job 6488:
==> flow/design.v (excerpt) <==
module ARM(
    input CLK,
    input RESET,
    input [31:0] InstrF,
    input [31:0] ReadData,
    output reg MemWriteM,
    output [31:0] PCF,
    output reg [31:0] ALUResultM,
    output [31:0] WriteData
    );
Settings: LEC_CHECK=0, ABC_AREA=1, CAP_MARGIN=20, CORE_MARGIN=2, CORE_UTILIZATION=72, CTS_CLUSTER_DIAMETER=398, SETUP_SLACK_MARGIN=0.38, SLEW_MARGIN=20; clock period 5.5 ns.
run.sh (not shown) runs the stock make flow with config.mk's settings and CLKGATE_MAP_FILE=.
Job 6488 never completed; the flow aborted with a tool error in global routing (5_1_grt).
--- input diff job 6488..job 8796 ---
- an added MIN_ROUTING_LAYER of met1
- an added CORE_ASPECT_RATIO of 1.46
- an added TNS_END_PERCENT of 50
- an added CTS_CLUSTER_SIZE of 26
- a change of SETUP_SLACK_MARGIN from 0.38 to -1.18
- an added PLACE_DENSITY_LB_ADDON of 0.22
- an added GPL_TIMING_DRIVEN of 1
- an added HOLD_SLACK_MARGIN of 0.06
- a change of SLEW_MARGIN from 20 to 30
- an added CELL_PAD_IN_SITES_GLOBAL_PLACEMENT of 1
- a change of CAP_MARGIN from 20 to 35
- an added CELL_PAD_IN_SITES_DETAIL_PLACEMENT of 0
- an added GPL_ROUTABILITY_DRIVEN of 0
- a change of CTS_CLUSTER_DIAMETER from 398 to 367
- a change of the clock period (ns, I/O delays scaled along) from 5.5 to 14.9
Results
Number of cells produced by synthesis came out exactly the same in job 8796 and job 6488. On floorplan utilization: job 8796 sits above job 6488. As of job 8796, die boundary width had fallen by more than 10% compared to job 6488. Job 6488 -> job 8796: share of the yosys chip area belonging to registers delta 0, exact match. Chip area from the yosys synthesis statistics: job 8796 vs job 6488 — no meaningful difference. | core area | job 6488 vs job 8796 | ≈ equal |. Relative to job 6488, chip height has increased by about 20% in job 8796. Diff job 6488 -> job 8796: synthesized-area fraction occupied by xor and xnor cells shows no meaningful change, die area shows no meaningful change, site row count shows an increase of 21%. Tool error FLW-0024 stopped job 8796 during global placement without I/O (3_1_place_gp_skip_io); no final results.
Relative to job 8796, the following input files were edited for job 2230:
- SLEW_MARGIN: 30 -> 20
- ABC_AREA: 1 -> unset
- GPL_TIMING_DRIVEN: 1 -> unset
- CTS_CLUSTER_SIZE: 26 -> unset
- CTS_CLUSTER_DIAMETER: 367 -> unset
- CAP_MARGIN: 35 -> 20
- SETUP_SLACK_MARGIN: -1.18 -> 1.63
- GPL_ROUTABILITY_DRIVEN: 0 -> unset
- CELL_PAD_IN_SITES_DETAIL_PLACEMENT: 0 -> unset
- CELL_PAD_IN_SITES_GLOBAL_PLACEMENT: 1 -> unset
- CORE_ASPECT_RATIO: 1.46 -> unset
- TNS_END_PERCENT: 50 -> 5
- HOLD_SLACK_MARGIN: 0.06 -> unset
- PLACE_DENSITY_LB_ADDON: 0.22 -> 0.07
- MIN_ROUTING_LAYER: met1 -> unset
- CORE_UTILIZATION: 72 -> 68
- the clock period (ns, I/O delays scaled along): 14.9 -> 5.54
- The log for job 2230 ends in global routing (5_1_grt) with error GRT-0116, so the run never completed.
- Job 8796 → job 2230: floorplan core area rose by 8.4%, number of standard cells reported by yosys has decreased, post-synthesis net count went down 644.
- Total standard cell area after synthesis on job 2230 is behind job 8796.
- Adder-cell share of the synthesized area: job 2230 vs job 8796, no meaningful difference
- Job 2230: number of rows in the core area lower than job 8796
- Taking job 8796 as the reference, in job 2230 synthesized cell count lower, synthesis area per yosys increased 710 µm².
Modified inputs, job 1087 compared to job 2230
- CELL_PAD_IN_SITES_DETAIL_PLACEMENT newly set to 0
- CORE_UTILIZATION changed from 68 to 18
- CTS_CLUSTER_SIZE newly set to 77
- TNS_END_PERCENT removed (was 5)
- PLACE_DENSITY_LB_ADDON removed (was 0.07)
- SETUP_SLACK_MARGIN changed from 1.63 to -0.75
- CELL_PAD_IN_SITES_GLOBAL_PLACEMENT newly set to 0
- the clock period (ns, I/O delays scaled along) changed from 5.54 to 11.3
Flow for job 2230 halted at global routing (5_1_grt), error code GRT-0116.
Per the final summary, job 1087 finished and its layout is clean on timing, DRC and antenna.
Summary of the comparison: weighted congestion reported at the end of routability-driven placement is lower in job 1087, relative to job 2230.
Reported for job 1087 and job 2230, summed instance area of the synthesized netlist turned out identical to the last digit.
Job 2230 has a lower cell total after placement than job 1087.
Taking job 2230 as the reference point, the estimated wirelength of the detail-placed design of job 1087 rises by about 10%.
Compared to job 2230, job 1087 has number of gates resized after CTS 462 lower.
| number of CTS-inserted buffers | job 1087 vs job 2230 | 7 higher |
In job 1087 the die area turned out 0.19 mm² higher than in job 2230.
Starting density of the core in job 1087 is 50 points below job 2230.
